run 1:
// timer_top
module timer_top (
	input  wire sys_clk,
	input  wire sys_rst_n,
	input  wire tim_psel,
	input  wire tim_penable,
	input  wire tim_pwrite,
	input  wire [11:0] tim_paddr,
	input  wire [31:0] tim_pwdata,
	input  wire [3:0]  tim_pstrb,
	output wire [31:0] tim_prdata,
	output wire tim_pslverr,
	output wire tim_pready,
	output wire tim_int,
	input  wire dbg_mode
);
	wire wr_en;
	wire rd_en;
	wire timer_en;
	wire div_en;
	wire [3:0]  div_val;
	wire [63:0] cnt_tdr;
	wire cnt_tdr_en;
	wire cnt_clr;
	wire timer_en_nedge;
	wire [63:0] count;
	wire cnt_update;
	wire halt_en;
	apb_slave apb_slave_u(
		.sys_clk        (sys_clk        ),
		.sys_rst_n      (sys_rst_n      ),
		.tim_psel       (tim_psel       ),
		.tim_penable    (tim_penable    ),
		.tim_pwrite     (tim_pwrite     ),
		.tim_pready     (tim_pready     ),
		.wr_en          (wr_en          ),
		.rd_en          (rd_en          )
	);	
	register register_u (
		.sys_clk        (sys_clk        ),
		.sys_rst_n      (sys_rst_n      ),
		.wr_en          (wr_en          ),
		.rd_en          (rd_en          ),
		.tim_paddr      (tim_paddr      ),
		.tim_pwdata     (tim_pwdata     ),
		.tim_prdata     (tim_prdata     ),
		.tim_pstrb      (tim_pstrb      ),
		.tim_pslverr    (tim_pslverr    ),
		.tim_int        (tim_int        ),
		.dbg_mode       (dbg_mode       ),
  ...
Size: roughly 2500 cells after synthesis, ~210 flip-flops, ~89 I/O pins, roughly 16000 um^2 of cells after synthesis.
Settings: LEC_CHECK=0, ABC_AREA=1, CAP_MARGIN=20, CORE_MARGIN=2, CORE_UTILIZATION=70, CTS_CLUSTER_DIAMETER=205, GPL_TIMING_DRIVEN=1, MIN_ROUTING_LAYER=met1, SETUP_SLACK_MARGIN=0.3, SLEW_MARGIN=35, TNS_END_PERCENT=95; clock period 3.25 ns.
run.sh (not shown) runs the stock make flow with config.mk's settings and CLKGATE_MAP_FILE=.
diff inputs: run 1 => run 2
Settings: swapping 70 for 72 in CORE_UTILIZATION; putting CTS_CLUSTER_SIZE at 24 where nothing was set; clearing ABC_AREA, which used to be 1; swapping 205 for 119 in CTS_CLUSTER_DIAMETER; swapping 0.3 for -0.22 in SETUP_SLACK_MARGIN; swapping 3.25 for 3.49 in the clock period (ns, I/O delays scaled along).
## What came out
- Run 2 completed end to end; final checks failed (setup timing).
- Combinational-cell power consumption is lower on run 2
- After detailed routing, run 1 needs more wire than run 2.
- Against run 1 as the reference, run 2 delivers a lower minimum setup slack in the final design.
- Register-to-register setup slack (run 2 over run 1): decrease, 0.13 ns
- The final reports for run 2 and run 1 show required time at the endpoint of the critical path higher in the former.
- Diff run 1 -> run 2: count of vias placed by the detailed router went down by about 40%; biggest cell delay along the critical path has increased.
Here is what was changed in the inputs of run 3 compared with run 2.
Settings: swapping 72 for 64 in CORE_UTILIZATION; clearing MIN_ROUTING_LAYER, which used to be met1; clearing GPL_TIMING_DRIVEN, which used to be 1; clearing TNS_END_PERCENT, which used to be 95; clearing SETUP_SLACK_MARGIN, which used to be -0.22; clearing CTS_CLUSTER_DIAMETER, which used to be 119; clearing CTS_CLUSTER_SIZE, which used to be 24; swapping 35 for 20 in SLEW_MARGIN; swapping 3.49 for 4.48 in the clock period (ns, I/O delays scaled along).
--- outcome ---
Pre-placement core utilization was higher in the run labelled run 2. Looking at worst setup margin across run 3 and run 2, the one that comes out higher is run 3. Run 3 packs its core more loosely than run 2. Going from run 2 to run 3, post-route cell area higher, power lower, clock network area share higher, arrival time of the worst setup path higher, clock power higher. Run 3 went all the way through the flow, and no timing, DRC or antenna check failed. Final net count went down slightly going from run 2 to run 3.
Here is what was changed in the inputs of run 4 compared with run 3.
Settings: setting ABC_AREA to 1 for the first time; changing CORE_UTILIZATION from 64 to 58; setting PLACE_DENSITY to 0.6 for the first time; setting CTS_CLUSTER_SIZE to 94 for the first time; changing the clock period (ns, I/O delays scaled along) from 4.48 to 4.14.
Notes after the runs:
- Run comparison: run 4 critical path endpoint tim_prdata[19]; run 3 critical path endpoint tim_prdata[21]
- Relative to run 3, the placed wire-length estimate after detailed placement of run 4 is higher by 65%.
- Comparing run 3 and run 4, the lower via count of the first global-routing pass was measured on run 3.
- Row combinational gate area: run 4 higher / run 3 lower
- Multiplexer share of the synthesized area ends up higher on run 3.
- Power dissipated by switching net loads ended up 17% higher on run 4 than on run 3.
The following lists how run 5 was set up differently from run 4:
Settings: swapping 20 for 5 in CAP_MARGIN; swapping 58 for 72 in CORE_UTILIZATION; putting CTS_CLUSTER_DIAMETER at 105 where nothing was set; clearing CTS_CLUSTER_SIZE, which used to be 94; putting SETUP_SLACK_MARGIN at 0.44 where nothing was set; clearing ABC_AREA, which used to be 1; swapping 4.14 for 3.18 in the clock period (ns, I/O delays scaled along).
### Flow results
In the summary table, run 5 is marked failed, with error DPL-0038 raised in global routing. Measured against run 4, the die size of run 5 comes out at 0.70 times the reference value. Yosys chip area: run 5 vs run 4 down 2200 um^2. Per the comparison of run 5 with run 4, yosys stat cell total saw a decrease, adder-cell share of the synthesized area saw little to no change, instance tally after logic synthesis saw a decrease. Number of resized instances in the post-cts repair step in run 5 is 263 above run 4. Cmp run 5 vs run 4: number of nets produced by synthesis lower in run 5. Diff run 4 -> run 5 | cell area after synthesis | decrease of 14%. Effective utilization at floorplan was lower in the run labelled run 4. Min cell count after placement across run 4 and run 5: run 5.
### run 5 -> run 6
Settings: removing SETUP_SLACK_MARGIN (formerly 0.44); changing CORE_UTILIZATION from 72 to 52; removing CTS_CLUSTER_DIAMETER (formerly 105); changing CAP_MARGIN from 5 to 20; changing the clock period (ns, I/O delays scaled along) from 3.18 to 7.14.
Notes after the runs:
- Run 6 went all the way through the flow, and no timing, DRC or antenna check failed.
- Summary: with run 5 as the reference, number of rows in the core area in run 6 moved up by more than 10%.
- Run 5 -> run 6: instance area after placement decreased by a few percent
- On sum of net half-perimeters after detailed placement, run 6 does better than run 5.
- Die area | run 6 > run 5
- Diff run 5..run 6 | synthesized area | unchanged
- On synthesized cell count, run 6 and run 5 are neck and neck.
- The width of the chip of run 6 exceeds that of run 5 by 17%.
- On height of the chip: between run 6 and run 5, it ends up lower for run 5.
- On total placed cells including tap cells: between run 6 and run 5, it ends up higher for run 6.
- | number of instances resized during post-cts repair | run 6 vs run 5 | 263 lower |
- Compared with run 5, area of the placeable core in run 6 increased by more than a quarter.
Power figures rest on the tool's default switching activity, not on a simulated workload.
